==> xenon: inputs <==
==> flow/design.v (excerpt) <==
module calculator(
	input newkey,
	input [4:0] keycode,
	input clk,
	input rst,
	output reg [19:0] x,
	output reg led							 
	);
clock: 4.94 ns
lec_check: 0
cap_margin: 20
core_margin: 3
core_utilization: 36
place_density: 0.74
setup_slack_margin: 0.31
slew_margin: 20
run.sh (not shown) runs the stock make flow with config.mk's settings and CLKGATE_MAP_FILE=.
==> quartz (differences from xenon) <==
- CORE_MARGIN: 3 -> 2
- CORE_UTILIZATION: 36 -> 72
- PLACE_DENSITY: 0.74 -> unset
- PLACE_DENSITY_LB_ADDON: unset -> 0.01
- SETUP_SLACK_MARGIN: 0.31 -> unset
==> flow/constraint.sdc (replaced) <==
create_clock -name core_clock -period 6.72 [get_ports {clk}]
set_input_delay 1.3440 -clock core_clock [delete_from_list [all_inputs] [get_ports {clk}]]
set_output_delay 1.3440 -clock core_clock [all_outputs]
set_load 0.01 [all_outputs]
==> summary.txt <==
Numbers from the implementation run.

The slack of the critical path is -1.79 ns. The flow ran to the end, but the layout failed its checks. The worst register-to-register path depth is 22. Entering global routing, the biggest net connects 34 pins. The met2 wire length is 25300 um. The setup violation total in the final timing report is 16. The sequential cell area is 920 um^2. In this run, post-CTS repair resized a total of 141 instances.

The layout checks failed on negative setup slack. The number of vias after detailed routing is 14400. The mean routed wirelength per cell is 19.0 um.
# the run above: xenon

==> summary.txt <==
Numbers from the implementation run.

The checks that failed: negative setup slack. The quantity of gates resized following cts is 53. In the detailed route, the total length drawn on met2 is 25100 um. The flow ran to the end, but the layout failed its checks. The slack of the critical path is -0.174 ns. The last timing report of the flow puts the setup violation total at 1.
# the run above: quartz


==> job 2104 <==
==> flow/design.v <==
module calculator(
	input newkey,
	input [4:0] keycode,
	input clk,
	input rst,
	output reg [19:0] x,
	output reg led							 
	);
	localparam PLUS = 1'd0;					 
	localparam TIMES = 1'd1;				 
	localparam CLEAR20 = 20'd0;				 
	localparam CLEAR2 = 2'd0;				 
	localparam CLEAR1 = 1'd0;				 
	reg [19:0] y;
	reg op;
	reg [19:0] nextX;
	reg [19:0] nextY;
	reg nextOp;
	reg nextLED;
	reg [2:0] select;
	wire [19:0] sum;
	wire [19:0] product;
	wire [19:0] result;
	wire [19:0] ovp;						 
	wire ovs;								 
	always @ (posedge clk)
		begin
			if (rst)
				begin
					x <= CLEAR20;
					y <= CLEAR20;
					op <= CLEAR1;
					led <= CLEAR1;
				end
			else
				begin
					x <= nextX;
					y <= nextY;
					op <= nextOp;
					led <= nextLED;
				end
		end
  always @ (select, x, y, op, led, result, ovp, ovs, keycode)
		case(select)
			3'd0:						 
				begin
              		nextX = x;
					nextY = y;
					nextOp = op;
					nextLED = led;
				end
			3'd1:						 
				begin
              		nextX = CLEAR20;
					nextY = x;
					nextOp = PLUS;
					nextLED = CLEAR1;
				end
			3'd2:						 
				begin
              		nextX = CLEAR20;
					nextY = x;
					nextOp = TIMES;
					nextLED = CLEAR1;
				end
			3'd3:						 
				begin
              		nextX = result;
					nextY = y;
					nextOp = op;
					nextLED = op ? (ovp != 0) : ovs;
				end	
			3'd4:						 
				begin
              		nextX = CLEAR20;
					nextY = CLEAR20;
					nextOp = CLEAR1;				 
					nextLED = CLEAR1;
				end
			3'd7:						 
				begin
              		nextX = {x[15:0],keycode[3:0]};	 
					nextY = y;
					nextOp = op;
					nextLED = CLEAR1;
				end
			default:					 
				begin
              		nextX = x;
					nextY = y;
					nextOp = op;
					nextLED = led;
				end
		endcase
	always @ (newkey, keycode)
		begin
			if(!newkey)	select <= 3'd0;				 
			else if(keycode[4]) select <= 3'd7;		 
			else select <= keycode[2:0];			 
		end
	assign result = op ? product : sum;				 
	assign {ovp, product} = x * y;					 
	assign {ovs, sum} = x + y;						 
endmodule	
==> flow/run.sh <==
#!/bin/bash
# the make line also repeats each setting of config.mk as NAME=value (left out here)
make -C /OpenROAD-flow-scripts/flow DESIGN_CONFIG=/design/flow/config.mk WORK_HOME=/design/flow/orfs CLKGATE_MAP_FILE= finish
==> flow/config.mk <==
export PLATFORM = sky130hd
export DESIGN_NAME = calculator
export DESIGN_NICKNAME = calculator
export VERILOG_FILES = /design/flow/design.v
export SDC_FILE = /design/flow/constraint.sdc
export NUM_CORES = 4
export LEC_CHECK = 0
export CAP_MARGIN = 20
export CELL_PAD_IN_SITES_GLOBAL_PLACEMENT = 1
export CORE_MARGIN = 4
export CORE_UTILIZATION = 40
export GPL_ROUTABILITY_DRIVEN = 0
export PLACE_DENSITY_LB_ADDON = 0.26
export SLEW_MARGIN = 20
==> flow/constraint.sdc <==
create_clock -name core_clock -period 10.3 [get_ports {clk}]
set_input_delay 2.0600 -clock core_clock [delete_from_list [all_inputs] [get_ports {clk}]]
set_output_delay 2.0600 -clock core_clock [all_outputs]
set_load 0.01 [all_outputs]
==> inputs of job 1742, as changes to job 2104 <==
- CELL_PAD_IN_SITES_GLOBAL_PLACEMENT: 1 -> unset
- CORE_MARGIN: 4 -> 3
- CORE_UTILIZATION: 40 -> 45
- CTS_CLUSTER_SIZE: unset -> 10
- GPL_ROUTABILITY_DRIVEN: 0 -> unset
- PLACE_DENSITY: unset -> 0.74
- PLACE_DENSITY_LB_ADDON: 0.26 -> unset
- SETUP_SLACK_MARGIN: unset -> 0.31
==> flow/constraint.sdc (replaced) <==
create_clock -name core_clock -period 5.61 [get_ports {clk}]
set_input_delay 1.1220 -clock core_clock [delete_from_list [all_inputs] [get_ports {clk}]]
set_output_delay 1.1220 -clock core_clock [all_outputs]
set_load 0.01 [all_outputs]
==> notes <==
Job 2104 produced a clean layout. Job 1742 completed and failed the layout checks on setup timing. Between job 1742 and job 2104, the lower via count is in job 2104 (gap about 12%, measured against job 2104). In flip-flop count, job 1742 and job 2104 do not differ. In synthesized cell count, job 2104 and job 1742 do not differ. In job 1742 the combinational power is larger than in job 2104, by 150%. Of job 1742 and job 2104, job 2104 has the higher register-to-register slack (gap 3500 ps).
==> figures <==
quantity	job 1742	job 2104
Area share of buffers outside the clock network	13.83%	3.227%
Die W	196.6 um	210.1 um
Number of rows created at floorplan	69	73
Setup repair after global routing missed its margin	true	false
Met1 Track Usage GR	34.14%	32.25%
Startpoint of the lowest-slack hold path	x[8]	x[0]
Well-Tap Cells	461	525
Result of the run	finished with violations	no timing/DRC/antenna violations
Layout check failures	setup timing	-
Largest stage delay on the critical path	530 ps	810 ps
Data required, critical path	5820 ps	10480 ps
FMAX	149.3 MHz	127.5 MHz
No activity file was given, so power comes from the tool's default toggle rates.
